$ cat design/flow/config.mk
export PLATFORM = sky130hd
export DESIGN_NAME = slave_apb
export DESIGN_NICKNAME = slave_apb
export VERILOG_FILES = /design/flow/design.v
export SDC_FILE = /design/flow/constraint.sdc
export NUM_CORES = 4
export LEC_CHECK = 0
export CAP_MARGIN = 20
export CELL_PAD_IN_SITES_DETAIL_PLACEMENT = 1
export CORE_MARGIN = 4
export CORE_UTILIZATION = 40
export HOLD_SLACK_MARGIN = -0.08
export MIN_ROUTING_LAYER = met2
export SLEW_MARGIN = 20
$ cat design/flow/constraint.sdc
create_clock -name core_clock -period 3.65 [get_ports {pclk}]
set_input_delay 0.7300 -clock core_clock [delete_from_list [all_inputs] [get_ports {pclk}]]
set_output_delay 0.7300 -clock core_clock [all_outputs]
set_load 0.01 [all_outputs]
$ cat design/flow/design.v
module slave_apb ( 
                   output reg [ 8-1 : 0 ]   prdata, 			 
                   output reg                         pready, 			 
                   output reg                         pslverr,			 
		   input                	      penable,                   
                   input                	      pwrite, 			 
                   input 	         	      psel,  			 
                   input                              pclk,   			 
                   input                	      presetn, 			 
                   input      [ 8-1 : 0 ]   paddr,  			 
                   input      [ 8-1 : 0 ]   pwdata 			 
                   );
  parameter         IDLE    = 2'd0;              				 
  parameter         SETUP   = 2'd1;
  parameter         ENABLE  = 2'd2;
  reg   [ 2-1 : 0 ]   pre_state;   					 
  reg   [ 2-1 : 0 ]   nxt_state;
  reg   [ 8-1 : 0 ]    mem [ 0 : 200 ]; 		 
  reg   [ 8-1 : 0 ]    prdata_c;
  reg pready_c;
  reg pslverr_c;
  reg mem_we_c;
  always @ ( posedge pclk or negedge presetn )
  	begin 
    	     if ( ! presetn )
      			pre_state <= IDLE;
    	     else 
      			pre_state <= nxt_state;
  	end 
  always @ ( * ) 
  	begin
    		prdata_c   = 8'd0;
    		pslverr_c  = 1'b0;
    		pready_c   = 1'b0;
    		mem_we_c   = 1'b0;
    	 	nxt_state  = IDLE;     
		case ( pre_state )
			IDLE   : begin  
          				if ( psel == 1 ) 
            					nxt_state = SETUP;
	        			else
          				     begin
            					nxt_state = IDLE;
  	        				prdata_c = 8'd0;
          				     end
        			end  
      		      SETUP  : begin  
          				nxt_state  = ENABLE;
        			end  
		     ENABLE : begin  
				    pready_c = psel;
						if ( psel == 1 )   
              						nxt_state    = SETUP;
            					else
              						nxt_state    = IDLE; 
		      		    if(paddr <= 200)
          				begin
            					pslverr_c      = 1'b0;
	         				 if(!pwrite)      
              						prdata_c     = mem [ paddr ];
            					else 
	            					mem_we_c     = psel;
          			        end  
				else
				        pslverr_c     = psel;
        		     end  
                  default : nxt_state = IDLE;
    endcase
  end  
  always @ ( posedge pclk )
  	if ( mem_we_c )
  		mem [ paddr ] <= pwdata;
  always @ ( posedge pclk or negedge presetn)
 	 begin
    		if ( ! presetn)
    			begin
      				prdata    <= 8'b0;
      				pready    <= 1'b0;
      				pslverr   <= 1'b0;
    			end  
    	     else
    		begin
      			pready  <= pready_c;
      		   if ( ( pre_state == ENABLE ) )
      			begin
        			prdata  <= prdata_c;
        			pslverr <= pslverr_c;
      			end
    		end
  	end
endmodule
$ cat design/flow/run.sh
#!/bin/bash
# the make line also repeats each setting of config.mk as NAME=value (left out here)
make -C /OpenROAD-flow-scripts/flow DESIGN_CONFIG=/design/flow/config.mk WORK_HOME=/design/flow/orfs CLKGATE_MAP_FILE= finish
==> results.cfg, run 1 <==
; flow metrics
[synthesis]
most_common_cell = edfxtp_1
netlist.area_leader.share = 0.760
top_area_cell = edfxtp_1
synth_area_mm2 = 0.0635
synth.logic.top_family = multiplexers
synthMuxAreaShare = 0.150
ys_sh_xor = 0
async_reset_ff_frac = 0.00802
syn_avg_cell_area_um2 = 20.4
syn_nets = 3131
synth_cell_types = 59
synth-edff-count = 1608
ys_sh_aoi = 0.0316
ff_type = edfxtp_1
ys_warn_count = 1
ys_ff = 1621
common_cells = edfxtp_1, mux4_2, nor2_1
ys_sh_adder = 0
top_cells_by_area = edfxtp_1, mux4_2, mux2i_1
ys_cells = 3110
synthCells = 3110
yosys_area_mm2 = 0.0635
ys_seq_share = 0.766
synthSimpleGateAreaFrac = 0.0337

[floorplanning]
chipArea_mm2 = 0.165
die_w_um = 406
initial_utilization = 0.405
ios = 31
coreArea_mm2 = 0.157
die.size.y_um = 406
fp-row-count = 145

[pwr]
p_leak_uw = 0.0239
swShare = 0.221
power_frac_comb = 0.053
pg_comb_uw = 2100
maxPowerGroup = sequential cells
intPower_uw = 30600
ir_drop_mv = 0.456
pwr-share-seq = 0.521
power_uw = 39300
clock_power_share = 0.425
clock_power_uw = 16700
powerSeq_uw = 20500
power_switching_uw = 8670
p_per_area_mw_per_mm2 = 531

[clocking]
clock_latency_ns = 0.83
cts-root-buf = clkbuf_16
cts_hold_buf = 0
cts.path.max_buffers = 3
cts_tree = built
path_clk_slew_ns = 0.06
post_cts_buffers = 0
cts_resized = 0
ctsHtreeMaxLevel = 4
clock-sinks = 1621
cts_buffers = 159

[worst_setup_path]
crit_chain = buf_4 > nand2_1 > inv_1 > nand2_1 > nor3b_1 > nand2_1 > nor2_1
r2r_start = pre_state[1]
critPathMaxStageDelay_ns = 0.83
crit_top_cell = nand2_1
cp.buffers_inverters = 2
endpoint = mem[89][3]
crit_arrival_ns = 3.60
path_depth = 7
crit_path_start = pre_state[1]
cpLargestDelayFamily = simple AND/OR/NAND/NOR gates
slowest_stage = nor2_1
cp-end-kind = flop
rr_endpoint = mem[89][3]
cp-start-kind = flop
crit_fanout = 12
crit_required_ns = 4.07
crit_type = reg2reg
reg2reg_depth = 7
ff2ff_setup_slack_ns = 0.47

[place]
place.gp.congestion = 0.925
place_hpwl_um = 106000
io_buffer_count = 29

[status]
outcome = no timing/DRC/antenna violations

[hold_path]
worst_hold_path_type = reg2reg
hold_end = pre_state[1]
hold_start = pre_state[2]
worstHoldPathCells = 0

[routing]
first_pass_iters = 9
vias_per_cell = 7.28
drc = 0
num_vias = 41700
drt_iter0_markers = 7815
drt-total-wl_um = 166000
ant_nets = 0
wl_per_cell_um = 29.1

[finish]
fill_cells = 14300
area_growth_pct = 16.5
mi_logic_area_mm2 = 0.0137
postLayoutCoreUtil = 0.471
layout.nets = 3543
regArea_mm2 = 0.0486

[final_timing]
rsz0062_at_grt = false
finalMaxSlewViolations = 0
period_needed_ns = 3.18
fin_tns_setup_ns = 0
slew_headroom = 0.325
hold_viol = 0
setup_viol = 0
fin_skew_ns = 0.0505
hold_slack_ns = 0.362
worst_pin_slew_ns = 1.01
period_used_share = 0.870
max_freq_mhz = 315

[grt]
grt_pass1_wl_um = 241000
grt-ovfl-total = 0
grt_max_degree = 103
grt.total_usage = 0.297
antenna_found_initial = 1
grt_pass1_vias = 49900

[run]
warning_count = 32
maxCapViolations = 0
[layer usage]
layer | up-vias | share of wire | global-route usage
met5 | - | 0.011 | 0.118
met4 | 59 | 0.068 | 0.0677
met3 | 1128 | 0.42 | 0.390
met2 | 12800 | 0.50 | 0.352
met1 | 14100 | 0 | -
li1 | 13600 | - | -
[cell type report]
class | instances | share of cell area
multi-input cells | 1298 | 0.185
inverters | 3 | 0.000186
repair buffers | 439 | 0.0523
diodes | 18 | 0.000609
clock inverters | 106 | 0.0138
clock buffers | 184 | 0.0565
well taps | 2058 | 0.0348
flip-flops and latches | 1621 | 0.657
[metrics by stage]
stage / setup slack (ns) / std cells / cell area, um^2
after detailed placement: 0.0834 / 5419 / 68700
after global routing: 0.342 / 5711 / 73900
after floorplan: 0.726 / 3110 / 63500
final: 0.473 / 5727 / 74000
after CTS: 0.719 / 5709 / 73900
after global placement: 0.157 / 5419 / 68700
==> run 2: changes to the inputs <==
Settings changed: CELL_PAD_IN_SITES_DETAIL_PLACEMENT 1 to 0, CORE_MARGIN 4 to 8, CORE_UTILIZATION 40 to 67, CTS_CLUSTER_DIAMETER from default to 213, CTS_CLUSTER_SIZE from default to 24, HOLD_SLACK_MARGIN -0.08 to -0.07, MIN_ROUTING_LAYER met2 to default, SETUP_SLACK_MARGIN from default to 0.38, SLEW_MARGIN 20 to 25, TNS_END_PERCENT from default to 40.
Clock period 3.65 ns to 2.55 ns, I/O delays scaled along.
==> results.cfg, run 2 <==
; flow metrics
[status]
outcome = no timing/DRC/antenna violations

[run]
maxCapViolations = 0
warning_count = 34

[pwr]
maxPowerGroup = sequential cells
clock_power_uw = 13400
intPower_uw = 36400
pwr-share-seq = 0.637
ir_drop_mv = 0.800
clock_power_share = 0.291
swShare = 0.209
power_frac_comb = 0.072
pg_comb_uw = 3330
powerSeq_uw = 29300
power_switching_uw = 9600
p_per_area_mw_per_mm2 = 629
p_leak_uw = 0.0232

[final_timing]
slew_headroom = 0.504
fin_skew_ns = 0.0336
fin_tns_setup_ns = 0
worst_pin_slew_ns = 0.742
setup_viol = 0
rsz0062_at_grt = true
period_used_share = 0.925
finalMaxSlewViolations = 0
layout_setup_ws_ns = 0.192
max_freq_mhz = 424
hold_viol = 0
period_needed_ns = 2.36
hold_slack_ns = 0.147

[worst_setup_path]
crit_fanout = 16
rr_endpoint = prdata[5]
cpLargestDelayFamily = AND-OR/OR-AND gates
ff2ff_setup_slack_ns = 0.29
r2r_start = mem[133][5]
crit_chain = buf_12 > buf_12 > buf_16 > buf_12 > mux2i_1 > nand2_1 > nand4_1 > o2111ai_1 > o31a_1 > buf_4 > o32ai_4 > a21oi_2
crit_top_cell = buf_12
crit_type = in2reg
cp-end-kind = flop
crit_required_ns = 3.12
cp.buffers_inverters = 5
path_depth = 12
cp-start-kind = input pin
crit_path_start = paddr[0]
slowest_stage = mux2i_1
critPathMaxStageDelay_ns = 0.33
crit_arrival_ns = 2.93
endpoint = prdata[1]
reg2reg_depth = 9

[clocking]
clock_latency_ns = 0.68
cts.path.max_buffers = 3
ctsHtreeMaxLevel = 3
path_clk_slew_ns = 0.10
cts-root-buf = clkbuf_16
cts_tree = built
cts_hold_buf = 0
cts_buffers = 77
clock-sinks = 1621

[synthesis]
ys_warn_count = 1
ys_sh_adder = 0
ys_sh_xor = 0
ff_type = edfxtp_1
yosys_area_mm2 = 0.0635
synthSimpleGateAreaFrac = 0.0337
synth_cell_types = 59
ys_cells = 3110
syn_avg_cell_area_um2 = 20.4
ys_ff = 1621
synthCells = 3110
syn_nets = 3131
top_area_cell = edfxtp_1
common_cells = edfxtp_1, mux4_2, nor2_1
synth_area_mm2 = 0.0635
synth.logic.top_family = multiplexers
async_reset_ff_frac = 0.00802
synth-edff-count = 1608
synthMuxAreaShare = 0.150
ys_seq_share = 0.766
ys_sh_aoi = 0.0316
netlist.area_leader.share = 0.760
top_cells_by_area = edfxtp_1, mux4_2, mux2i_1
most_common_cell = edfxtp_1

[routing]
drt-total-wl_um = 151000
wl_per_cell_um = 31.8
vias_per_cell = 6.79
first_pass_iters = 6
ant_nets = 0
drc = 0
drt_iter0_markers = 3990
num_vias = 32400

[hold_path]
worst_hold_path_type = in2reg
hold_end = mem[105][2]
hold_start = pwdata[2]
worstHoldPathCells = 1

[grt]
grt.total_usage = 0.293
grt-ovfl-total = 0
antenna_found_initial = 2
grt_pass1_wl_um = 221000
grt_pass1_vias = 32500
grt_max_degree = 84

[finish]
layout.nets = 3507
area_growth_pct = 15.0
final_cells = 4762
final_area_mm2 = 0.0730

[floorplanning]
chipArea_mm2 = 0.105
coreArea_mm2 = 0.0944
die.size.y_um = 324
ios = 31
initial_utilization = 0.672
fp-row-count = 113
die_w_um = 324

[place]
place.gp.congestion = 0.959
io_buffer_count = 29
place_hpwl_um = 100000
dp_slack_ns = -0.559
dpl.cell_count = 4662
placed_cell_area_mm2 = 0.0703
-- run 2: timing repair --
action,CTS,global route
pin swaps,29,17
gates resized,58,53
gates cloned,3,1
buffers inserted,2,4
endpoints found under the setup margin,90,343
-- run 2: final cells by class --
| cell class | count | area [um^2] |
|---|---|---|
| diodes | 1 | 2.50 |
| clock buffers | 88 | 2050 |
| clock inverters | 1 | 16.3 |
| fillers | 5110 | 21400 |
| inverters | 3 | 13.8 |
| multi-input cells | 1298 | 15100 |
| flip-flops and latches | 1621 | 48600 |
| well taps | 1265 | 1580 |
| repair buffers | 485 | 5630 |
-- run 2: through the flow --
stage / total power [uW] / util
2_1_floorplan: 31400 / -
3_3_place_gp: 33000 / 0.745
3_5_place_dp: 33000 / 0.745
4_1_cts: 46000 / 0.771
5_1_grt: 47000 / 0.773
6_report: 46000 / 0.773
-- run 2: layer usage --
| metal | GRT usage | up-vias | wire length (um) |
|---|---|---|---|
| met5 | 0 | - | 0 |
| met4 | 0.0900 | 0 | 4810 |
| met1 | 0.417 | 16900 | 57900 |
| met3 | 0.0616 | 234 | 15500 |
| li1 | - | 13500 | - |
| met2 | 0.465 | 1686 | 73200 |
==> run 3: changes to the inputs <==
Settings changed: CTS_CLUSTER_DIAMETER 213 to 359, TNS_END_PERCENT 40 to 5.
Clock period 2.55 ns to 1.99 ns, I/O delays scaled along.
==> results.cfg, run 3 <==
; flow metrics
[synthesis]
common_cells = edfxtp_1, mux4_2, nor2_1
ff_type = edfxtp_1
most_common_cell = edfxtp_1
syn_nets = 3131
ys_sh_adder = 0
syn_avg_cell_area_um2 = 20.4
ys_warn_count = 1
synth_area_mm2 = 0.0635
ys_sh_aoi = 0.0316
ys_sh_xor = 0
synth_cell_types = 59
synth-edff-count = 1608
synthCells = 3110
ys_ff = 1621
top_area_cell = edfxtp_1
async_reset_ff_frac = 0.00802
synth.logic.top_family = multiplexers
synthMuxAreaShare = 0.150
ys_cells = 3110
ys_seq_share = 0.766
netlist.area_leader.share = 0.760
yosys_area_mm2 = 0.0635
top_cells_by_area = edfxtp_1, mux4_2, mux2i_1
synthSimpleGateAreaFrac = 0.0337

[clocking]
clock_latency_ns = 0.69
cts_tree = built
clock-sinks = 1621
cts_buffers = 77
path_clk_slew_ns = 0.10
cts-root-buf = clkbuf_16
ctsHtreeMaxLevel = 3
cts.path.max_buffers = 3

[final_timing]
period_used_share = 1.16
hold_viol = 0
setup_viol = 234
slew_headroom = 0.454
max_freq_mhz = 435
period_needed_ns = 2.30
fin_skew_ns = 0.0196
hold_slack_ns = 0.0226
rsz0062_at_grt = true
layout_setup_ws_ns = -0.311
worst_pin_slew_ns = 0.819
finalMaxSlewViolations = 0
fin_tns_setup_ns = -7.11

[floorplanning]
die.size.y_um = 324
ios = 31
initial_utilization = 0.672
chipArea_mm2 = 0.105
coreArea_mm2 = 0.0944
die_w_um = 324
fp-row-count = 113

[routing]
drc = 0
drt-total-wl_um = 158000
drt_iter0_markers = 4628
first_pass_iters = 7
vias_per_cell = 6.85
ant_nets = 0
num_vias = 32900
wl_per_cell_um = 32.9

[grt]
grt.total_usage = 0.304
grt_pass1_wl_um = 228000
grt_pass1_vias = 33300
grt-ovfl-total = 0
antenna_found_initial = 4
grt_max_degree = 83

[worst_setup_path]
crit_fanout = 1
cp-start-kind = flop
crit_type = reg2reg
endpoint = prdata[5]
path_depth = 7
slowest_stage = mux4_2
crit_required_ns = 2.55
crit_chain = mux4_2 > a221oi_4 > buf_4 > nand2_4 > o31a_4 > o32ai_4 > a221oi_2
r2r_start = mem[46][5]
critPathMaxStageDelay_ns = 0.53
cp-end-kind = flop
crit_arrival_ns = 2.86
ff2ff_setup_slack_ns = -0.31
reg2reg_depth = 7
rr_endpoint = prdata[5]
crit_path_start = mem[46][5]
cp.buffers_inverters = 1
cpLargestDelayFamily = AND-OR/OR-AND gates

[place]
dpl.cell_count = 4685
dp_slack_ns = -1.11
place.gp.congestion = 0.902
io_buffer_count = 29
place_hpwl_um = 104000
placed_cell_area_mm2 = 0.0705

[finish]
area_growth_pct = 16.8
final_area_mm2 = 0.0742
final_cells = 4808
layout.nets = 3552
fill_cells = 4966

[run]
warning_count = 33
maxCapViolations = 0

[pwr]
p_leak_uw = 0.0236
pwr-share-seq = 0.635
intPower_uw = 46600
power_frac_comb = 0.074
p_per_area_mw_per_mm2 = 796
swShare = 0.211
power_switching_uw = 12400
clock_power_share = 0.291
clock_power_uw = 17200
ir_drop_mv = 1.03
pg_comb_uw = 4350
powerSeq_uw = 37500
maxPowerGroup = sequential cells

[hold_path]
hold_start = pwdata[4]
worstHoldPathCells = 1
hold_end = mem[166][4]
worst_hold_path_type = in2reg

[status]
outcome = failed layout checks
failed_checks = setup timing
## run 3: layer usage
layer | share of wire | vias to the layer above | global-route usage
met4 | 0.029 | 2 | 0.0851
met5 | 0.000089 | - | 0
met1 | 0.38 | 17200 | 0.434
li1 | - | 13600 | -
met2 | 0.49 | 1837 | 0.489
met3 | 0.11 | 253 | 0.0583
## run 3: area by class of cell
cell class	count	area (um^2)	share of cell area
antenna	2	5.00	0.0000675
clock buffer	88	2050	0.0277
clock inverter	1	16.3	0.000219
inverter	3	16.3	0.000219
multi-input combinational	1298	15600	0.210
sequential	1621	48600	0.655
tap	1265	1580	0.0213
timing repair buffer	530	6350	0.0855
## run 3: repair_timing
| action | 4_1_cts | 5_1_grt |
|---|---|---|
| hold buffers | 0 | 0 |
| buffers inserted | 15 | 10 |
| cloned | 5 | 2 |
| setup endpoints to repair | 1626 | 1625 |
| gates resized | 252 | 38 |
| pin swaps | 125 | 76 |
## run 3: stage by stage
stage,util,power (uW)
6_report,0.786,59100
4_1_cts,0.781,59100
5_1_grt,0.786,60300
2_1_floorplan,-,40300
3_5_place_dp,0.746,42400
3_3_place_gp,0.746,42300
==> run 4: changes to the inputs <==
Settings changed: CORE_MARGIN 8 to 2, CORE_UTILIZATION 67 to 72, CTS_CLUSTER_DIAMETER 359 to 26, CTS_CLUSTER_SIZE 24 to 15, PLACE_DENSITY from default to 0.63, SETUP_SLACK_MARGIN 0.38 to 0.78, TNS_END_PERCENT 5 to 60.
Clock period 1.99 ns to 3.03 ns, I/O delays scaled along.
==> results.cfg, run 4 <==
; yosys + openroad results
[synthesis]
top_cells_by_area = edfxtp_1, mux4_2, mux2i_1
async_reset_ff_frac = 0.00802
syn_nets = 3131
ys_sh_aoi = 0.0316
synth.logic.top_family = multiplexers
yosys_area_mm2 = 0.0635
synthSimpleGateAreaFrac = 0.0337
ys_sh_xor = 0
ys_ff = 1621
synth_cell_types = 59
ys_seq_share = 0.766
ff_type = edfxtp_1
synthCells = 3110
ys_warn_count = 1
synth-edff-count = 1608
netlist.area_leader.share = 0.760
common_cells = edfxtp_1, mux4_2, nor2_1
top_area_cell = edfxtp_1
synth_area_mm2 = 0.0635
syn_avg_cell_area_um2 = 20.4
ys_cells = 3110
synthMuxAreaShare = 0.150
most_common_cell = edfxtp_1
ys_sh_adder = 0

[status]
outcome = aborted with a tool error
failing_step = 4_1_cts
error = [ERROR DPL-0033] detailed placement checks failed during check placement.

[floorplanning]
die_w_um = 301
initial_utilization = 0.730
chipArea_mm2 = 0.0906
die.size.y_um = 301
coreArea_mm2 = 0.0870
ios = 31
fp-row-count = 108

[place]
dp_slack_ns = -0.265
io_buffer_count = 29
dpl.cell_count = 4464
place_hpwl_um = 95400
place.gp.congestion = 0.914
## run 4: metrics by stage
| stage | power [uW] | area (um^2) | util |
|---|---|---|---|
| detailed placement | 27700 | 68700 | 0.790 |
| global placement | 27600 | 68700 | 0.790 |
| floorplan | 26500 | 65100 | - |
==> run 5: changes to the inputs <==
Settings changed: CELL_PAD_IN_SITES_DETAIL_PLACEMENT 0 to 2, CELL_PAD_IN_SITES_GLOBAL_PLACEMENT from default to 2, CORE_MARGIN 2 to 8, CORE_UTILIZATION 72 to 21, CTS_CLUSTER_DIAMETER 26 to 86, CTS_CLUSTER_SIZE 15 to default, GPL_ROUTABILITY_DRIVEN from default to 0, GPL_TIMING_DRIVEN from default to 0, PLACE_DENSITY 0.63 to default, PLACE_DENSITY_LB_ADDON from default to 0.12, SETUP_SLACK_MARGIN 0.78 to 0.38, SLEW_MARGIN 25 to 5, TNS_END_PERCENT 60 to 40.
Clock period 3.03 ns to 4.3 ns, I/O delays scaled along.
==> results.cfg, run 5 <==
; flow metrics
[place]
placed_cell_area_mm2 = 0.0696
place_hpwl_um = 163000
io_buffer_count = 26
dp_slack_ns = -2.07
dpl.cell_count = 7156

[grt]
grt_util_met1 = 0.201
grt-busiest-layer = met2
grt_max_degree = 113
grt.total_usage = 0.145
gr-usage-met2 = 0.240
antenna_found_initial = 22
met3_usage = 0.0210
grt_pass1_vias = 35200
grt-ovfl-total = 0
grt_pass1_wl_um = 322000

[floorplanning]
chipArea_mm2 = 0.320
die.size.y_um = 566
coreArea_mm2 = 0.302
die_w_um = 566
initial_utilization = 0.210
ios = 31
fp-row-count = 202

[finish]
postLayoutCoreUtil = 0.254
layout.nets = 3414
final_area_mm2 = 0.0765
final_cells = 7527
area_growth_pct = 20.5

[clocking]
path_clk_slew_ns = 0.06
cts_tree = built
cts-root-buf = clkbuf_16
clock_latency_ns = 0.89
ctsHtreeMaxLevel = 4
cts_buffers = 201
clock-sinks = 1621
cts_hold_buf = 0
cts.path.max_buffers = 4

[worst_setup_path]
cp.buffers_inverters = 5
crit_required_ns = 4.75
reg2reg_depth = 7
cp-end-kind = flop
cpLargestDelayFamily = buffers and inverters
endpoint = mem[172][5]
crit_chain = clkdlybuf4s50_1 > buf_2 > and2_1 > clkbuf_2 > nand2_1 > clkbuf_2 > buf_12 > nor2_1
r2r_start = pre_state[1]
crit_path_start = paddr[3]
crit_fanout = 10
crit_top_cell = clkbuf_2
cp-start-kind = input pin
slowest_stage = nor2_1
rr_endpoint = mem[157][2]
crit_arrival_ns = 4.43
ff2ff_setup_slack_ns = 0.70
crit_type = in2reg
critPathMaxStageDelay_ns = 0.70
path_depth = 8

[synthesis]
top_area_cell = edfxtp_1
syn_nets = 3131
synth.logic.top_family = multiplexers
ys_cells = 3110
yosys_area_mm2 = 0.0635
top_cells_by_area = edfxtp_1, mux4_2, mux2i_1
ys_sh_aoi = 0.0316
ys_sh_xor = 0
syn_avg_cell_area_um2 = 20.4
synthCells = 3110
ys_ff = 1621
most_common_cell = edfxtp_1
synth_cell_types = 59
common_cells = edfxtp_1, mux4_2, nor2_1
ys_warn_count = 1
synthSimpleGateAreaFrac = 0.0337
netlist.area_leader.share = 0.760
async_reset_ff_frac = 0.00802
ff_type = edfxtp_1
ys_sh_adder = 0
synthMuxAreaShare = 0.150
synth-edff-count = 1608
ys_seq_share = 0.766
synth_area_mm2 = 0.0635

[run]
maxCapViolations = 0
warning_count = 41

[pwr]
p_leak_uw = 0.0234
pwr-share-seq = 0.488
p_per_area_mw_per_mm2 = 466
clock_power_uw = 16200
pg_comb_uw = 2070
maxPowerGroup = sequential cells
clock_power_share = 0.454
ir_drop_mv = 0.253
powerSeq_uw = 17400
swShare = 0.232
power_frac_comb = 0.058
power_switching_uw = 8270
intPower_uw = 27400

[final_timing]
period_needed_ns = 3.98
worst_pin_slew_ns = 1.09
finalMaxSlewViolations = 0
fin_skew_ns = 0.0403
max_freq_mhz = 251
period_used_share = 0.925
rsz0062_at_grt = true
slew_headroom = 0.275
hold_viol = 0
setup_viol = 0
layout_setup_ws_ns = 0.323

[routing]
ant_nets = 0
vias_per_cell = 4.25
first_pass_iters = 5
drt_iter0_markers = 2290
wl_per_cell_um = 31.6
num_vias = 32000
drc = 0
drt-total-wl_um = 238000

[hold_path]
worst_hold_path_type = reg2reg
worstHoldPathCells = 0
hold_start = pre_state[2]
hold_end = pre_state[1]

[status]
outcome = no timing/DRC/antenna violations
## run 5: timing repair
item | 4_1_cts | 5_1_grt
endpoints found under the setup margin | 1615 | 925
gates resized | 182 | 47
pin swaps | 4 | 0
setup buffers | 11 | 0
## run 5: stage by stage
step	TNS [ns]	hold slack [ns]	total power (uW)
finish	0	0.359	35600
global route	0	0.375	36900
CTS	-2.39	0.340	36300
detailed placement	-2164.51	0.337	19800
global placement	-	0.340	19900
floorplan	0	0.331	18600
## run 5: final cells by class
| cell class | instances | area (um^2) |
|---|---|---|
| Fill cell | 31300 | 225000 |
| Sequential cell | 1621 | 48600 |
| Multi-Input combinational cell | 1298 | 14300 |
| Clock buffer | 246 | 5260 |
| Tap cell | 3978 | 4980 |
| Buffer | 188 | 1300 |
| Timing Repair Buffer | 80 | 1230 |
| Clock inverter | 106 | 836 |
| Antenna cell | 7 | 17.5 |
| Inverter | 3 | 11.3 |
## run 5: metal layers
| metal | wire length [um] | up-vias |
|---|---|---|
| met5 | 0 | - |
| met4 | 4420 | 0 |
| met3 | 8420 | 262 |
| met2 | 114000 | 537 |
| met1 | 111000 | 17700 |
| li1 | - | 13400 |
==> run 6: changes to the inputs <==
Settings changed: ABC_AREA from default to 1, CAP_MARGIN 20 to 0, CELL_PAD_IN_SITES_DETAIL_PLACEMENT 2 to default, CELL_PAD_IN_SITES_GLOBAL_PLACEMENT 2 to default, CORE_MARGIN 8 to 2, CORE_UTILIZATION 21 to 72, CTS_CLUSTER_DIAMETER 86 to 263, CTS_CLUSTER_SIZE from default to 14, GPL_ROUTABILITY_DRIVEN 0 to default, GPL_TIMING_DRIVEN 0 to default, HOLD_SLACK_MARGIN -0.07 to 0.08, PLACE_DENSITY_LB_ADDON 0.12 to 0.15, SETUP_SLACK_MARGIN 0.38 to 0.86, SLEW_MARGIN 5 to 20, TNS_END_PERCENT 40 to default.
Clock period 4.3 ns to 3.03 ns, I/O delays scaled along.
==> results.cfg, run 6 <==
; flow metrics
[status]
outcome = no timing/DRC/antenna violations

[final_timing]
finalMaxSlewViolations = 0
period_used_share = 0.735
hold_viol = 0
setup_viol = 0
slew_headroom = 0.331
rsz0062_at_grt = true
max_freq_mhz = 449
hold_slack_ns = 0.120
period_needed_ns = 2.23
worst_pin_slew_ns = 0.995
fin_skew_ns = 0.0220

[synthesis]
syn_avg_cell_area_um2 = 10.6
ys_seq_share = 0.725
top_area_cell = edfxtp_1
synthMuxAreaShare = 0
netlist.area_leader.share = 0.720
synth_area_mm2 = 0.0671
ys_sh_adder = 0
ys_cells = 6339
ys_sh_xor = 0
ys_ff = 1621
common_cells = nand2_1, edfxtp_1, nor2_1
synth.logic.top_family = simple AND/OR/NAND/NOR gates
ff_type = edfxtp_1
ys_warn_count = 1
ys_sh_aoi = 0.0104
async_reset_ff_frac = 0.00802
synth-edff-count = 1608
syn_nets = 6360
yosys_area_mm2 = 0.0671
most_common_cell = nand2_1
synth_cell_types = 25
synthSimpleGateAreaFrac = 0.241
synthCells = 6339
top_cells_by_area = edfxtp_1, nand2_1, nor2_1

[run]
maxCapViolations = 0
warning_count = 33

[routing]
first_pass_iters = 7
wl_per_cell_um = 22.6
num_vias = 47500
drt-total-wl_um = 177000
drt_iter0_markers = 7087
ant_nets = 0
vias_per_cell = 6.07
drc = 0

[worst_setup_path]
cp.buffers_inverters = 5
crit_chain = dlygate4sd2_1 > buf_4 > nand2_1 > clkinv_2 > buf_12 > nand2_1 > nand2_1 > o21ai_1 > nand2_1 > nor2_1 > nor2_1 > buf_4 > nor2_1 > nand2_1 > nand2_1 > nand2_1
crit_path_start = paddr[2]
endpoint = prdata[0]
rr_endpoint = mem[50][2]
ff2ff_setup_slack_ns = 0.88
crit_fanout = 17
reg2reg_depth = 11
slowest_stage = o21ai_1
r2r_start = pre_state[1]
cp-end-kind = flop
cp-start-kind = input pin
crit_top_cell = nand2_1
crit_type = in2reg
cpLargestDelayFamily = simple AND/OR/NAND/NOR gates
critPathMaxStageDelay_ns = 0.34
crit_required_ns = 3.68
crit_arrival_ns = 2.88
path_depth = 16

[grt]
grt_pass1_wl_um = 264000
grt_pass1_vias = 46300
grt-ovfl-total = 0
grt.total_usage = 0.374
grt_max_degree = 120
antenna_found_initial = 3

[pwr]
ir_drop_mv = 0.803
p_leak_uw = 0.0306
pg_comb_uw = 3060
intPower_uw = 33700
maxPowerGroup = sequential cells
powerSeq_uw = 24700
power_switching_uw = 9690
power_frac_comb = 0.071
p_per_area_mw_per_mm2 = 567
clock_power_share = 0.360
pwr-share-seq = 0.569
clock_power_uw = 15600
swShare = 0.223
power_uw = 43400

[hold_path]
hold_start = pwdata[6]
worstHoldPathCells = 1
hold_end = mem[57][6]
worst_hold_path_type = in2reg

[floorplanning]
ios = 31
die.size.y_um = 309
coreArea_mm2 = 0.0919
chipArea_mm2 = 0.0956
die_w_um = 309
fp-row-count = 111
initial_utilization = 0.730

[place]
io_buffer_count = 29
placed_cell_area_mm2 = 0.0724
dpl.cell_count = 7637
place_hpwl_um = 107000
place.gp.congestion = 1.02

[clocking]
clock-sinks = 1621
cts_tree = built
path_clk_slew_ns = 0.07
cts_hold_buf = 0
cts-root-buf = clkbuf_16
cts.path.max_buffers = 3
clock_latency_ns = 0.77
cts_buffers = 133
ctsHtreeMaxLevel = 4

[finish]
final_area_mm2 = 0.0765
layout.nets = 6567
final_cells = 7822
postLayoutCoreUtil = 0.832
area_growth_pct = 14.0
[run 6: stage by stage]
step                setup WS (ns)  TNS [ns]
global route                0.756         0
CTS                         0.878         0
detailed placement         -0.319    -50.89
global placement           -0.340    -43.44
floorplan                   0.478         0
finish                      0.803         0
[run 6: cell type report]
cell class	count	area [um^2]
Clock buffer	156	3520
Tap cell	1243	1560
Fill cell	4701	15400
Antenna cell	1	2.50
Clock inverter	11	111
Inverter	29	134
Timing Repair Buffer	400	4650
Sequential cell	1621	48600
Multi-Input combinational cell	4361	17900
[run 6: layer usage]
layer	part of all wire	GRT usage	up-vias
li1	-	-	21200
met1	0.35	0.488	22500
met2	0.48	0.601	3242
met3	0.12	0.0833	581
met4	0.052	0.189	6
met5	0.00076	0.00809	-
[run 6: what timing repair did]
| item | CTS | global route |
|---|---|---|
| buffers inserted | 5 | 8 |
| pin swaps | 3 | 4 |
| endpoints found under the setup margin | 1261 | 351 |
| hold endpoints to repair | 0 | 0 |
| gates cloned | 0 | 4 |
| gates resized | 40 | 48 |
==> run 7: changes to the inputs <==
Settings changed: ABC_AREA 1 to default, CAP_MARGIN 0 to 20, CELL_PAD_IN_SITES_DETAIL_PLACEMENT from default to 2, CORE_MARGIN 2 to 8, CORE_UTILIZATION 72 to 37, CTS_CLUSTER_DIAMETER 263 to 213, CTS_CLUSTER_SIZE 14 to default, HOLD_SLACK_MARGIN 0.08 to -0.07, PLACE_DENSITY from default to 0.52, PLACE_DENSITY_LB_ADDON 0.15 to default, SETUP_SLACK_MARGIN 0.86 to 0.38, SLEW_MARGIN 20 to 25, TNS_END_PERCENT from default to 40.
Clock period 3.03 ns to 3.39 ns, I/O delays scaled along.
==> results.cfg, run 7 <==
; flow metrics
[place]
placed_cell_area_mm2 = 0.0694
place.gp.congestion = 0.819
dp_slack_ns = -0.288
io_buffer_count = 29
place_hpwl_um = 121000

[worst_setup_path]
reg2reg_depth = 8
slowest_stage = o32ai_1
r2r_start = mem[44][4]
critPathMaxStageDelay_ns = 0.77
crit_chain = buf_8 > buf_12 > buf_12 > mux4_2 > mux4_2 > nand2_1 > nand2_1 > o32ai_1 > buf_4 > a21oi_1
cp.buffers_inverters = 4
crit_required_ns = 4.08
rr_endpoint = prdata[4]
crit_fanout = 22
crit_path_start = paddr[0]
crit_type = in2reg
ff2ff_setup_slack_ns = 0.46
cp-end-kind = flop
crit_arrival_ns = 3.69
path_depth = 10
cp-start-kind = input pin
cpLargestDelayFamily = multiplexers
endpoint = prdata[0]

[synthesis]
ys_cells = 3110
ys_sh_adder = 0
synthMuxAreaShare = 0.150
async_reset_ff_frac = 0.00802
ys_warn_count = 1
common_cells = edfxtp_1, mux4_2, nor2_1
synthCells = 3110
synth-edff-count = 1608
top_cells_by_area = edfxtp_1, mux4_2, mux2i_1
ys_ff = 1621
ys_seq_share = 0.766
synth_area_mm2 = 0.0635
syn_nets = 3131
ys_sh_aoi = 0.0316
syn_avg_cell_area_um2 = 20.4
synthSimpleGateAreaFrac = 0.0337
yosys_area_mm2 = 0.0635
synth.logic.top_family = multiplexers
ys_sh_xor = 0
synth_cell_types = 59
most_common_cell = edfxtp_1
ff_type = edfxtp_1
top_area_cell = edfxtp_1
netlist.area_leader.share = 0.760

[clocking]
cts_hold_buf = 0
path_clk_slew_ns = 0.07
cts.path.max_buffers = 3
clock_latency_ns = 0.82
cts-root-buf = clkbuf_16
cts_tree = built
cts_buffers = 172
ctsHtreeMaxLevel = 4
clock-sinks = 1621

[floorplanning]
fp-row-count = 152
die_w_um = 430
ios = 31
chipArea_mm2 = 0.185
initial_utilization = 0.371
die.size.y_um = 430
coreArea_mm2 = 0.171

[grt]
grt-ovfl-total = 0
grt.total_usage = 0.202
antenna_found_initial = 5
grt_pass1_wl_um = 274000
grt_pass1_vias = 36900
grt_max_degree = 88

[routing]
wl_per_cell_um = 31.8
num_vias = 33100
vias_per_cell = 5.56
first_pass_iters = 5
drt_iter0_markers = 2960
drc = 0
ant_nets = 0
drt-total-wl_um = 189000

[pwr]
pg_comb_uw = 2310
power_frac_comb = 0.054
power_switching_uw = 9470
swShare = 0.220
maxPowerGroup = sequential cells
powerSeq_uw = 22100
ir_drop_mv = 0.337
pwr-share-seq = 0.511
clock_power_uw = 18800
p_leak_uw = 0.0243
clock_power_share = 0.435
intPower_uw = 33700
p_per_area_mw_per_mm2 = 575

[final_timing]
worst_pin_slew_ns = 0.961
setup_viol = 0
max_freq_mhz = 333
finalMaxSlewViolations = 0
period_used_share = 0.885
slew_headroom = 0.360
period_needed_ns = 3.00
rsz0062_at_grt = true
fin_skew_ns = 0.0381
layout_setup_ws_ns = 0.391
hold_viol = 0

[finish]
mi_logic_area_mm2 = 0.0137
area_growth_pct = 18.1
regArea_mm2 = 0.0486
final_area_mm2 = 0.0750
layout.nets = 3600
fill_cells = 15700

[run]
maxCapViolations = 0
warning_count = 29

[hold_path]
worst_hold_path_type = in2async

[status]
outcome = no timing/DRC/antenna violations
==> run 7: layout make-up <==
cell class              count  share of cell area
flip-flops and latches   1621               0.648
repair buffers            483              0.0580
well taps                2233              0.0373
multi-input cells        1298               0.182
diodes                      1           0.0000334
clock inverters           107              0.0142
clock buffers             204              0.0594
inverters                   3            0.000184
==> run 7: through the flow <==
stage	utilization	hold WS, ns	setup TNS, ns	total power [uW]	cells
finish	0.438	0.323	0	43100	5950
detailed placement	0.406	0.342	-2.33	24800	5638
CTS	0.438	0.258	0	43600	5949
floorplan	-	0.331	0	23600	3110
global placement	0.406	0.348	-0.488	24700	5638
global route	0.438	0.309	0	44200	5950
==> run 7: per-layer routing <==
layer | up-vias | share of wire | track usage
li1 | 13800 | - | -
met1 | 18100 | 0.42 | 0.265
met2 | 897 | 0.50 | 0.343
met3 | 304 | 0.044 | 0.0306
met4 | 0 | 0.039 | 0.0730
met5 | - | 0 | 0
==> run 7: repair_timing <==
item	in CTS	in global routing
resized	0	3
setup buffers	0	0
endpoints found under the setup margin	0	56
==> run 8: changes to the inputs <==
Settings changed: ABC_AREA from default to 1, CELL_PAD_IN_SITES_DETAIL_PLACEMENT 2 to default, CORE_MARGIN 8 to 2, CORE_UTILIZATION 37 to 72, CTS_CLUSTER_DIAMETER 213 to 26, CTS_CLUSTER_SIZE from default to 25, HOLD_SLACK_MARGIN -0.07 to default, PLACE_DENSITY 0.52 to default, PLACE_DENSITY_LB_ADDON from default to 0.26, SETUP_SLACK_MARGIN 0.38 to 0.81, SLEW_MARGIN 25 to 20, TNS_END_PERCENT 40 to default.
Clock period 3.39 ns to 2.75 ns, I/O delays scaled along.
==> results.cfg, run 8 <==
; yosys + openroad results
[synthesis]
synthMuxAreaShare = 0
ys_seq_share = 0.725
synth_cell_types = 25
yosys_area_mm2 = 0.0671
synth-edff-count = 1608
synth_area_mm2 = 0.0671
syn_avg_cell_area_um2 = 10.6
synthCells = 6339
synth.logic.top_family = simple AND/OR/NAND/NOR gates
synthSimpleGateAreaFrac = 0.241
ff_type = edfxtp_1
netlist.area_leader.share = 0.720
ys_sh_adder = 0
syn_nets = 6360
top_area_cell = edfxtp_1
top_cells_by_area = edfxtp_1, nand2_1, nor2_1
ys_ff = 1621
most_common_cell = nand2_1
common_cells = nand2_1, edfxtp_1, nor2_1
ys_cells = 6339
ys_sh_xor = 0
ys_sh_aoi = 0.0104
async_reset_ff_frac = 0.00802
ys_warn_count = 1

[floorplanning]
coreArea_mm2 = 0.0919
die.size.y_um = 309
initial_utilization = 0.730
fp-row-count = 111
chipArea_mm2 = 0.0956
die_w_um = 309
ios = 31

[clocking]
cts-root-buf = clkbuf_16
cts_hold_buf = 0
cts.path.max_buffers = 4
clock-sinks = 1621
ctsHtreeMaxLevel = 5
cts_buffers = 345

[place]
place_hpwl_um = 109000
io_buffer_count = 29
dp_slack_ns = -0.264
place.gp.congestion = 0.970

[status]
outcome = aborted with a tool error
failing_step = 5_1_grt
run 8: stage by stage:
step,instance area [um^2],util,setup TNS (ns),cells,power (uW)
floorplan,67400,-,0,6339,29300
global placement,72700,0.791,-51.36,7753,30900
detailed placement,72700,0.791,-102.49,7753,30900
CTS,84800,0.922,0,8383,71200
run 8: timing repair:
action,in CTS
cloned,8
setup endpoints to repair,828
setup buffers,11
resized,213
pin swaps,51
endpoints found under the hold margin,0
==> run 9: changes to the inputs <==
Settings changed: ABC_AREA 1 to default, CAP_MARGIN 20 to 35, CELL_PAD_IN_SITES_DETAIL_PLACEMENT from default to 2, CORE_MARGIN 2 to 4, CORE_UTILIZATION 72 to 40, CTS_CLUSTER_DIAMETER 26 to default, CTS_CLUSTER_SIZE 25 to default, GPL_ROUTABILITY_DRIVEN from default to 0, GPL_TIMING_DRIVEN from default to 1, HOLD_SLACK_MARGIN from default to -0.08, MAX_ROUTING_LAYER from default to met4, MIN_ROUTING_LAYER from default to met2, PLACE_DENSITY_LB_ADDON 0.26 to default, SETUP_SLACK_MARGIN 0.81 to -0.17, TNS_END_PERCENT from default to 10.
Clock period 2.75 ns to 3.65 ns, I/O delays scaled along.
==> results.cfg, run 9 <==
; yosys + openroad results
[floorplanning]
die.size.y_um = 406
initial_utilization = 0.405
chipArea_mm2 = 0.165
fp-row-count = 145
die_w_um = 406
ios = 31
coreArea_mm2 = 0.157

[synthesis]
top_cells_by_area = edfxtp_1, mux4_2, mux2i_1
async_reset_ff_frac = 0.00802
yosys_area_mm2 = 0.0635
synth-edff-count = 1608
ys_ff = 1621
syn_nets = 3131
top_area_cell = edfxtp_1
ys_warn_count = 1
ys_sh_aoi = 0.0316
ys_sh_xor = 0
ys_cells = 3110
ys_seq_share = 0.766
ys_sh_adder = 0
most_common_cell = edfxtp_1
ff_type = edfxtp_1
synthCells = 3110
synthMuxAreaShare = 0.150
common_cells = edfxtp_1, mux4_2, nor2_1
synth_area_mm2 = 0.0635
netlist.area_leader.share = 0.760
synthSimpleGateAreaFrac = 0.0337
synth_cell_types = 59
syn_avg_cell_area_um2 = 20.4
synth.logic.top_family = multiplexers

[status]
outcome = aborted with a tool error
failing_step = 3_5_place_dp
error = [ERROR DPL-0033] detailed placement checks failed during check placement.

[place]
io_buffer_count = 29
run 9: stage by stage:
step	power (uW)	instances	hold slack, ns	setup slack [ns]	area, um^2
floorplan	21900	3110	0.331	0.726	63500
global placement	22800	5394	0.345	0.220	68500
==> run 10: changes to the inputs <==
Settings changed: ABC_AREA from default to 1, CAP_MARGIN 35 to 20, CELL_PAD_IN_SITES_DETAIL_PLACEMENT 2 to default, CORE_MARGIN 4 to 2, CORE_UTILIZATION 40 to 72, CTS_CLUSTER_DIAMETER from default to 91, CTS_CLUSTER_SIZE from default to 25, GPL_ROUTABILITY_DRIVEN 0 to default, GPL_TIMING_DRIVEN 1 to default, HOLD_SLACK_MARGIN -0.08 to 0.28, MAX_ROUTING_LAYER met4 to default, MIN_ROUTING_LAYER met2 to default, PLACE_DENSITY_LB_ADDON from default to 0.26, SETUP_SLACK_MARGIN -0.17 to 0.79, TNS_END_PERCENT 10 to default.
Clock period 3.65 ns to 3.14 ns, I/O delays scaled along.
==> results.cfg, run 10 <==
; flow metrics
[grt]
antenna_found_initial = 3
met3_usage = 0.0640
grt_pass1_wl_um = 256000
grt_max_degree = 107
grt_util_met1 = 0.477
grt-busiest-layer = met2
gr-usage-met2 = 0.585
grt.total_usage = 0.361
grt-ovfl-total = 0
grt_pass1_vias = 45100

[clocking]
cts_buffers = 74
clock_latency_ns = 0.67
cts.path.max_buffers = 3
path_clk_slew_ns = 0.10
cts_tree = built
ctsHtreeMaxLevel = 3
cts-root-buf = clkbuf_16
clock-sinks = 1621

[worst_setup_path]
cp-end-kind = flop
crit_fanout = 13
crit_top_cell = nor2_1
crit_path_start = paddr[6]
critPathMaxStageDelay_ns = 0.64
path_depth = 9
cpLargestDelayFamily = buffers and inverters
crit_chain = clkdlybuf4s50_1 > inv_1 > nor2_1 > clkinv_1 > nor2_1 > nand2_1 > buf_4 > nor2_1 > buf_4
reg2reg_depth = 7
ff2ff_setup_slack_ns = 0.94
slowest_stage = clkdlybuf4s50_1
crit_required_ns = 3.51
cp-start-kind = input pin
crit_type = in2reg
endpoint = mem[85][7]
r2r_start = pre_state[1]
cp.buffers_inverters = 5
rr_endpoint = mem[168][4]
crit_arrival_ns = 2.72

[final_timing]
finalMaxSlewViolations = 0
hold_viol = 0
period_needed_ns = 2.35
fin_skew_ns = 0.0230
max_freq_mhz = 426
period_used_share = 0.748
setup_viol = 0
worst_pin_slew_ns = 0.978
layout_setup_ws_ns = 0.790
rsz0062_at_grt = true
slew_headroom = 0.343
hold_slack_ns = 0.374

[pwr]
intPower_uw = 29100
pwr-share-seq = 0.637
maxPowerGroup = sequential cells
power_uw = 37400
clock_power_share = 0.288
swShare = 0.223
power_frac_comb = 0.075
clock_power_uw = 10800
powerSeq_uw = 23800
power_switching_uw = 8340
ir_drop_mv = 0.515
p_leak_uw = 0.0297
p_per_area_mw_per_mm2 = 505
pg_comb_uw = 2820

[synthesis]
common_cells = nand2_1, edfxtp_1, nor2_1
synth_area_mm2 = 0.0671
synthCells = 6339
synth.logic.top_family = simple AND/OR/NAND/NOR gates
netlist.area_leader.share = 0.720
top_cells_by_area = edfxtp_1, nand2_1, nor2_1
ys_ff = 1621
yosys_area_mm2 = 0.0671
ys_cells = 6339
ff_type = edfxtp_1
async_reset_ff_frac = 0.00802
ys_sh_aoi = 0.0104
ys_sh_adder = 0
most_common_cell = nand2_1
ys_seq_share = 0.725
synthSimpleGateAreaFrac = 0.241
ys_warn_count = 1
ys_sh_xor = 0
synth-edff-count = 1608
synth_cell_types = 25
syn_nets = 6360
syn_avg_cell_area_um2 = 10.6
top_area_cell = edfxtp_1
synthMuxAreaShare = 0

[place]
dp_slack_ns = -0.0741
place.gp.congestion = 0.945
dpl.cell_count = 7648
place_hpwl_um = 104000
io_buffer_count = 29

[routing]
drt-total-wl_um = 172000
wl_per_cell_um = 22.2
drc = 0
ant_nets = 0
vias_per_cell = 6.05
first_pass_iters = 8
num_vias = 46900
drt_iter0_markers = 6920
antennaDiodeCount = 0

[status]
outcome = no timing/DRC/antenna violations

[finish]
fill_cells = 5003
layout.nets = 6508
regArea_mm2 = 0.0486
mi_logic_area_mm2 = 0.0174
postLayoutCoreUtil = 0.806
final_cells = 7747
area_growth_pct = 10.4

[run]
warning_count = 34
maxCapViolations = 0

[floorplanning]
initial_utilization = 0.730
chipArea_mm2 = 0.0956
die.size.y_um = 309
ios = 31
fp-row-count = 111
die_w_um = 309
coreArea_mm2 = 0.0919

[hold_path]
hold_start = pre_state[2]
worst_hold_path_type = reg2reg
hold_end = pre_state[1]
worstHoldPathCells = 0
## run 10: area by class of cell
type	count	area share
tap	1243	0.0210
clock inverter	3	0.000642
multi-input combinational	4361	0.235
sequential	1621	0.657
inverter	29	0.00177
timing repair buffer	400	0.0587
clock buffer	90	0.0267
## run 10: per-layer routing
metal	wire, um	vias up
li1	-	21000
met1	58800	22000
met2	81800	3198
met3	20900	638
met4	10300	6
met5	38	-
## run 10: through the flow
stage / instance area, um^2 / setup TNS, ns
4_1_cts: 73900 / 0
3_3_place_gp: 71800 / -0.610
6_report: 74100 / 0
2_1_floorplan: 67600 / 0
5_1_grt: 74100 / 0
3_5_place_dp: 71800 / -0.998
## run 10: timing repair
item	CTS	global route
pin swaps	0	3
gates resized	16	21
hold endpoints to repair	0	0
gates cloned	1	2
endpoints found under the setup margin	227	296
setup buffers	0	3
hold buffers	0	0
==> run 11: changes to the inputs <==
Settings changed: SETUP_SLACK_MARGIN 0.79 to 0.77.
Clock period 3.14 ns to 2.64 ns, I/O delays scaled along.
==> results.cfg, run 11 <==
; flow metrics
[synthesis]
ys_warn_count = 1
ys_seq_share = 0.725
synthMuxAreaShare = 0
ys_cells = 6339
synth.logic.top_family = simple AND/OR/NAND/NOR gates
top_cells_by_area = edfxtp_1, nand2_1, nor2_1
synthSimpleGateAreaFrac = 0.241
synth_area_mm2 = 0.0671
ys_sh_aoi = 0.0104
synthCells = 6339
synth_cell_types = 25
synth-edff-count = 1608
async_reset_ff_frac = 0.00802
netlist.area_leader.share = 0.720
most_common_cell = nand2_1
ys_ff = 1621
syn_avg_cell_area_um2 = 10.6
yosys_area_mm2 = 0.0671
syn_nets = 6360
common_cells = nand2_1, edfxtp_1, nor2_1
ys_sh_adder = 0
ff_type = edfxtp_1
ys_sh_xor = 0
top_area_cell = edfxtp_1

[grt]
grt-ovfl-total = 0
grt_pass1_wl_um = 279000
grt_max_degree = 88
grt_pass1_vias = 47300
grt.total_usage = 0.400
antenna_found_initial = 5

[worst_setup_path]
crit_top_cell = nand2_1
crit_type = in2reg
cp-end-kind = flop
slowest_stage = nor2_4
ff2ff_setup_slack_ns = 0.61
cp.buffers_inverters = 3
crit_required_ns = 3.27
rr_endpoint = prdata[5]
crit_chain = buf_16 > buf_12 > nor2_4 > buf_12 > nand2_1 > nand3_1 > nand2_1 > nand2_1 > o21ai_1 > nand2_1 > nor2_1 > nor2_1 > nor2_1 > nand2_1 > nand2_1 > nand2_1
crit_path_start = paddr[0]
crit_arrival_ns = 2.70
path_depth = 16
cpLargestDelayFamily = simple AND/OR/NAND/NOR gates
endpoint = prdata[1]
reg2reg_depth = 15
cp-start-kind = input pin
crit_fanout = 42
critPathMaxStageDelay_ns = 0.32
r2r_start = mem[151][5]

[floorplanning]
fp-row-count = 111
die.size.y_um = 309
initial_utilization = 0.730
die_w_um = 309
coreArea_mm2 = 0.0919
ios = 31
chipArea_mm2 = 0.0956

[pwr]
ir_drop_mv = 0.631
pwr-share-seq = 0.621
powerSeq_uw = 28300
p_leak_uw = 0.0315
p_per_area_mw_per_mm2 = 576
pg_comb_uw = 4010
power_frac_comb = 0.088
clock_power_share = 0.291
intPower_uw = 35100
power_uw = 45600
clock_power_uw = 13300
maxPowerGroup = sequential cells
power_switching_uw = 10600
swShare = 0.231

[finish]
postLayoutCoreUtil = 0.861
final_cells = 7964
layout.nets = 6714
area_growth_pct = 18.0

[final_timing]
setup_viol = 0
fin_skew_ns = 0.0241
period_needed_ns = 2.07
max_freq_mhz = 484
rsz0062_at_grt = true
period_used_share = 0.783
worst_pin_slew_ns = 0.829
slew_headroom = 0.447
finalMaxSlewViolations = 0
layout_setup_ws_ns = 0.574
hold_viol = 0

[place]
dp_slack_ns = -0.276
dpl.cell_count = 7776
place_hpwl_um = 111000
place.gp.congestion = 0.941
io_buffer_count = 29

[routing]
met2_length_um = 93800
num_vias = 49600
wl_met3_um = 26200
ant_nets = 0
drt_iter0_markers = 8270
top_layer = met4
vias_per_cell = 6.23
wl_per_cell_um = 24.7
drt-total-wl_um = 197000
met1_length_um = 64700
drc = 0
first_pass_iters = 6

[hold_path]
worst_hold_path_type = in2reg
hold_end = pre_state[2]
hold_start = psel
worstHoldPathCells = 3

[clocking]
cts.path.max_buffers = 3
ctsHtreeMaxLevel = 3
cts_buffers = 74
clock_latency_ns = 0.69
path_clk_slew_ns = 0.10
cts-root-buf = clkbuf_16
cts_tree = built
clock-sinks = 1621

[run]
warning_count = 31
maxCapViolations = 0

[status]
outcome = no timing/DRC/antenna violations
[run 11: area by class of cell]
| class | count | area, um^2 |
|---|---|---|
| antenna | 3 | 7.51 |
| multi-input combinational | 4362 | 18800 |
| sequential | 1621 | 48600 |
| clock buffer | 99 | 2050 |
| fill | 4189 | 12800 |
| inverter | 29 | 155 |
| tap | 1243 | 1560 |
| clock inverter | 2 | 38.8 |
| timing repair buffer | 605 | 7960 |
[run 11: repair_timing]
action | 4_1_cts | 5_1_grt
buffers inserted | 39 | 8
gates cloned | 24 | 11
hold buffers | 2 | 0
pin swaps | 53 | 38
setup endpoints to repair | 1626 | 1540
resized | 512 | 248
endpoints found under the hold margin | 13 | 0
[run 11: metrics by stage]
step / TNS (ns) / hold slack (ns) / area, um^2
2_1_floorplan: 0 / 0.232 / 67400
3_3_place_gp: -136.38 / 0.337 / 73000
3_5_place_dp: -197.54 / 0.345 / 73000
4_1_cts: 0 / 0.288 / 77900
5_1_grt: 0 / 0.313 / 79200
6_report: 0 / 0.321 / 79200
[run 11: routing by layer]
metal	vias to the layer above	track usage
li1	21400	-
met1	23400	0.517
met2	3915	0.645
met3	790	0.0840
met4	0	0.219
met5	-	0
==> run 12: changes to the inputs <==
Settings changed: ABC_AREA 1 to default, CORE_UTILIZATION 72 to 71, CTS_CLUSTER_DIAMETER 91 to default, CTS_CLUSTER_SIZE 25 to 13, HOLD_SLACK_MARGIN 0.28 to default, PLACE_DENSITY_LB_ADDON 0.26 to default, SETUP_SLACK_MARGIN 0.77 to default.
Clock period 2.64 ns to 3.03 ns, I/O delays scaled along.
==> results.cfg, run 12 <==
; flow metrics
[synthesis]
ys_seq_share = 0.766
synth_area_mm2 = 0.0635
ys_ff = 1621
top_cells_by_area = edfxtp_1, mux4_2, mux2i_1
synth_cell_types = 59
common_cells = edfxtp_1, mux4_2, nor2_1
ff_type = edfxtp_1
synthCells = 3110
async_reset_ff_frac = 0.00802
ys_sh_xor = 0
ys_sh_aoi = 0.0316
syn_avg_cell_area_um2 = 20.4
syn_nets = 3131
ys_sh_adder = 0
synthMuxAreaShare = 0.150
yosys_area_mm2 = 0.0635
synthSimpleGateAreaFrac = 0.0337
top_area_cell = edfxtp_1
synth.logic.top_family = multiplexers
synth-edff-count = 1608
ys_cells = 3110
ys_warn_count = 1
netlist.area_leader.share = 0.760
most_common_cell = edfxtp_1

[run]
maxCapViolations = 0
warning_count = 32

[hold_path]
hold_start = pwdata[5]
hold_end = mem[140][5]
worst_hold_path_type = in2reg
worstHoldPathCells = 1

[worst_setup_path]
cp-end-kind = flop
crit_type = in2reg
cpLargestDelayFamily = AND-OR/OR-AND gates
reg2reg_depth = 6
slowest_stage = o32ai_1
cp-start-kind = input pin
crit_fanout = 32
cp.buffers_inverters = 4
crit_required_ns = 3.64
ff2ff_setup_slack_ns = 0.43
crit_arrival_ns = 3.35
crit_chain = buf_8 > buf_12 > buf_12 > buf_4 > mux2i_1 > nand2_1 > nand4_1 > o2111ai_1 > o31a_1 > o32ai_1 > a21oi_1
crit_path_start = paddr[0]
crit_top_cell = buf_12
rr_endpoint = prdata[7]
r2r_start = mem[55][7]
endpoint = prdata[7]
critPathMaxStageDelay_ns = 0.48
path_depth = 11

[finish]
fill_cells = 4033
layout.nets = 3595
area_growth_pct = 14.5
postLayoutCoreUtil = 0.821
final_area_mm2 = 0.0727

[pwr]
power_frac_comb = 0.055
pg_comb_uw = 2480
clock_power_share = 0.392
powerSeq_uw = 24700
pwr-share-seq = 0.553
clock_power_uw = 17500
maxPowerGroup = sequential cells
ir_drop_mv = 0.687
p_per_area_mw_per_mm2 = 614
intPower_uw = 35400
power_switching_uw = 9290
swShare = 0.208
p_leak_uw = 0.0239

[routing]
drt-total-wl_um = 154000
antennaDiodeCount = 0
drc = 0
wl_per_cell_um = 31.8
num_vias = 33200
vias_per_cell = 6.85
first_pass_iters = 6
ant_nets = 0
drt_iter0_markers = 4755

[final_timing]
period_needed_ns = 2.74
period_used_share = 0.904
slew_headroom = 0.410
max_freq_mhz = 365
worst_pin_slew_ns = 0.882
fin_skew_ns = 0.0200
rsz0062_at_grt = false
setup_viol = 0
finalMaxSlewViolations = 0
hold_viol = 0

[place]
place.gp.congestion = 0.929
placed_cell_area_mm2 = 0.0682
place_hpwl_um = 97100
io_buffer_count = 29

[clocking]
clock-sinks = 1621
ctsHtreeMaxLevel = 4
post_cts_buffers = 0
clock_latency_ns = 0.76
cts_hold_buf = 0
cts.path.max_buffers = 3
cts_tree = built
cts_buffers = 155
cts_resized = 0
cts-root-buf = clkbuf_16
path_clk_slew_ns = 0.06

[grt]
grt_pass1_wl_um = 225000
grt.total_usage = 0.347
grt-ovfl-total = 0
grt_max_degree = 117
grt_pass1_vias = 33500
antenna_found_initial = 3

[floorplanning]
die_w_um = 303
die.size.y_um = 303
initial_utilization = 0.717
coreArea_mm2 = 0.0885
fp-row-count = 109
ios = 31
chipArea_mm2 = 0.0919

[status]
outcome = no timing/DRC/antenna violations
## run 12: per-layer routing
layer | share of wire | global-route usage | vias up | wire [um]
li1 | - | - | 13700 | -
met1 | 0.37 | 0.493 | 17200 | 56800
met2 | 0.49 | 0.553 | 1941 | 75800
met3 | 0.11 | 0.0727 | 307 | 16400
met4 | 0.033 | 0.117 | 4 | 5050
met5 | 0.00016 | 0 | - | 25
## run 12: metrics by stage
| step | hold slack [ns] | TNS, ns | std cells | power, uW | worst slack [ns] |
|---|---|---|---|---|---|
| 2_1_floorplan | 0.310 | 0 | 3110 | 26400 | 0.230 |
| 3_3_place_gp | 0.340 | -2.22 | 4582 | 27500 | -0.375 |
| 3_5_place_dp | 0.348 | -2.33 | 4582 | 27600 | -0.355 |
| 4_1_cts | 0.269 | 0 | 4842 | 44800 | 0.406 |
| 5_1_grt | 0.270 | 0 | 4842 | 45700 | 0.215 |
| 6_report | 0.279 | 0 | 4842 | 44700 | 0.291 |
## run 12: cell type report
| class | count | area, um^2 | share of cell area |
|---|---|---|---|
| sequential | 1621 | 48600 | 0.669 |
| timing repair buffer | 495 | 4450 | 0.0612 |
| clock buffer | 204 | 4190 | 0.0576 |
| clock inverter | 56 | 307 | 0.00422 |
| tap | 1165 | 1460 | 0.0200 |
| multi-input combinational | 1298 | 13700 | 0.188 |
| inverter | 3 | 13.8 | 0.000189 |
==> run 13: changes to the inputs <==
Settings changed: CORE_ASPECT_RATIO from default to 1.65, CORE_UTILIZATION 71 to 65, CTS_CLUSTER_DIAMETER from default to 234, CTS_CLUSTER_SIZE 13 to default, GPL_TIMING_DRIVEN from default to 0, MAX_ROUTING_LAYER from default to met4, MIN_ROUTING_LAYER from default to met2, PLACE_DENSITY_LB_ADDON from default to 0.06, SETUP_SLACK_MARGIN from default to 0.78.
Clock period 3.03 ns to 3.57 ns, I/O delays scaled along.
==> results.cfg, run 13 <==
; flow metrics
[status]
outcome = no timing/DRC/antenna violations

[clocking]
cts_buffers = 142
ctsHtreeMaxLevel = 4
path_clk_slew_ns = 0.07
cts.path.max_buffers = 3
clock_latency_ns = 0.79
clock-sinks = 1621
cts_hold_buf = 0
cts-root-buf = clkbuf_16
cts_tree = built

[final_timing]
period_needed_ns = 2.97
layout_setup_ws_ns = 0.597
hold_slack_ns = 0.302
hold_viol = 0
finalMaxSlewViolations = 0
rsz0062_at_grt = true
max_freq_mhz = 336
slew_headroom = 0.410
fin_skew_ns = 0.0218
worst_pin_slew_ns = 0.882
period_used_share = 0.833
setup_viol = 0

[place]
dpl.cell_count = 4421
place.gp.congestion = 1.20
io_buffer_count = 26
place_hpwl_um = 120000
dp_slack_ns = -1.80

[pwr]
intPower_uw = 29800
power_switching_uw = 8660
swShare = 0.225
ir_drop_mv = 0.579
clock_power_share = 0.393
powerSeq_uw = 20900
power_uw = 38500
pwr-share-seq = 0.544
pg_comb_uw = 2430
clock_power_uw = 15100
p_leak_uw = 0.0229
maxPowerGroup = sequential cells
power_frac_comb = 0.063
p_per_area_mw_per_mm2 = 525

[synthesis]
ys_sh_adder = 0
ys_sh_xor = 0
synthSimpleGateAreaFrac = 0.0337
ys_warn_count = 1
syn_nets = 3131
synth_cell_types = 59
ys_seq_share = 0.766
top_cells_by_area = edfxtp_1, mux4_2, mux2i_1
ys_cells = 3110
ys_ff = 1621
most_common_cell = edfxtp_1
synthCells = 3110
netlist.area_leader.share = 0.760
syn_avg_cell_area_um2 = 20.4
yosys_area_mm2 = 0.0635
synthMuxAreaShare = 0.150
ff_type = edfxtp_1
async_reset_ff_frac = 0.00802
synth-edff-count = 1608
top_area_cell = edfxtp_1
synth.logic.top_family = multiplexers
ys_sh_aoi = 0.0316
synth_area_mm2 = 0.0635
common_cells = edfxtp_1, mux4_2, nor2_1

[worst_setup_path]
critPathMaxStageDelay_ns = 0.47
crit_fanout = 10
rr_endpoint = mem[190][6]
crit_arrival_ns = 3.61
crit_required_ns = 4.21
cp.buffers_inverters = 4
crit_chain = clkdlybuf4s15_2 > buf_6 > buf_2 > clkbuf_4 > mux4_2 > a22oi_1 > a31oi_2 > o22ai_1 > a21oi_1
reg2reg_depth = 7
cp-end-kind = flop
endpoint = prdata[4]
cpLargestDelayFamily = buffers and inverters
crit_path_start = paddr[3]
crit_type = in2reg
path_depth = 9
slowest_stage = clkbuf_4
ff2ff_setup_slack_ns = 0.79
cp-start-kind = input pin
r2r_start = pre_state[1]

[floorplanning]
die.size.y_um = 406
initial_utilization = 0.654
coreArea_mm2 = 0.0971
chipArea_mm2 = 0.100
ios = 31
fp-row-count = 147
die_w_um = 247

[routing]
ant_nets = 0
first_pass_iters = 40
drt-total-wl_um = 179000
vias_per_cell = 8.90
drt_iter0_markers = 12600
drc = 0
wl_per_cell_um = 37.7
num_vias = 42200

[finish]
area_growth_pct = 15.3
postLayoutCoreUtil = 0.754
layout.nets = 3359
final_cells = 4746
fill_cells = 5277

[grt]
grt_pass1_vias = 47300
grt_max_degree = 127
grt-ovfl-total = 0
grt_pass1_wl_um = 250000
antenna_found_initial = 4
grt.total_usage = 0.550

[run]
maxCapViolations = 0
warning_count = 60

[hold_path]
worst_hold_path_type = in2async
## run 13: layout make-up
type,count,area [um^2],area share
Clock buffer,168,3740,0.0510
Antenna cell,31,77.6,0.00106
Inverter,3,11.3,0.000154
Multi-Input combinational cell,1298,15500,0.212
Tap cell,1266,1580,0.0216
Sequential cell,1621,48600,0.664
Buffer,188,1570,0.0214
Timing Repair Buffer,84,1390,0.0190
Clock inverter,87,738,0.0101
## run 13: stage by stage
step / area [um^2] / TNS, ns
after floorplan: 63500 / 0
after detailed placement: 66000 / -1956.32
after global routing: 73200 / 0
after global placement: 65400 / -8522.39
after CTS: 72400 / 0
final: 73200 / 0
## run 13: per-layer routing
| layer | wire length [um] | part of all wire | vias up | GRT usage |
|---|---|---|---|---|
| li1 | - | - | 13300 | - |
| met1 | 0 | 0 | 13700 | - |
| met2 | 87900 | 0.49 | 13200 | 0.658 |
| met3 | 61300 | 0.34 | 2035 | 0.565 |
| met4 | 29900 | 0.17 | 0 | 0.297 |
| met5 | 0 | 0 | - | - |
## run 13: timing repair
item,in CTS,in global routing
gates resized,511,103
buffers inserted,17,22
endpoints found under the setup margin,1616,1552
pin swaps,8,27
Power and IR drop assume default switching activity.
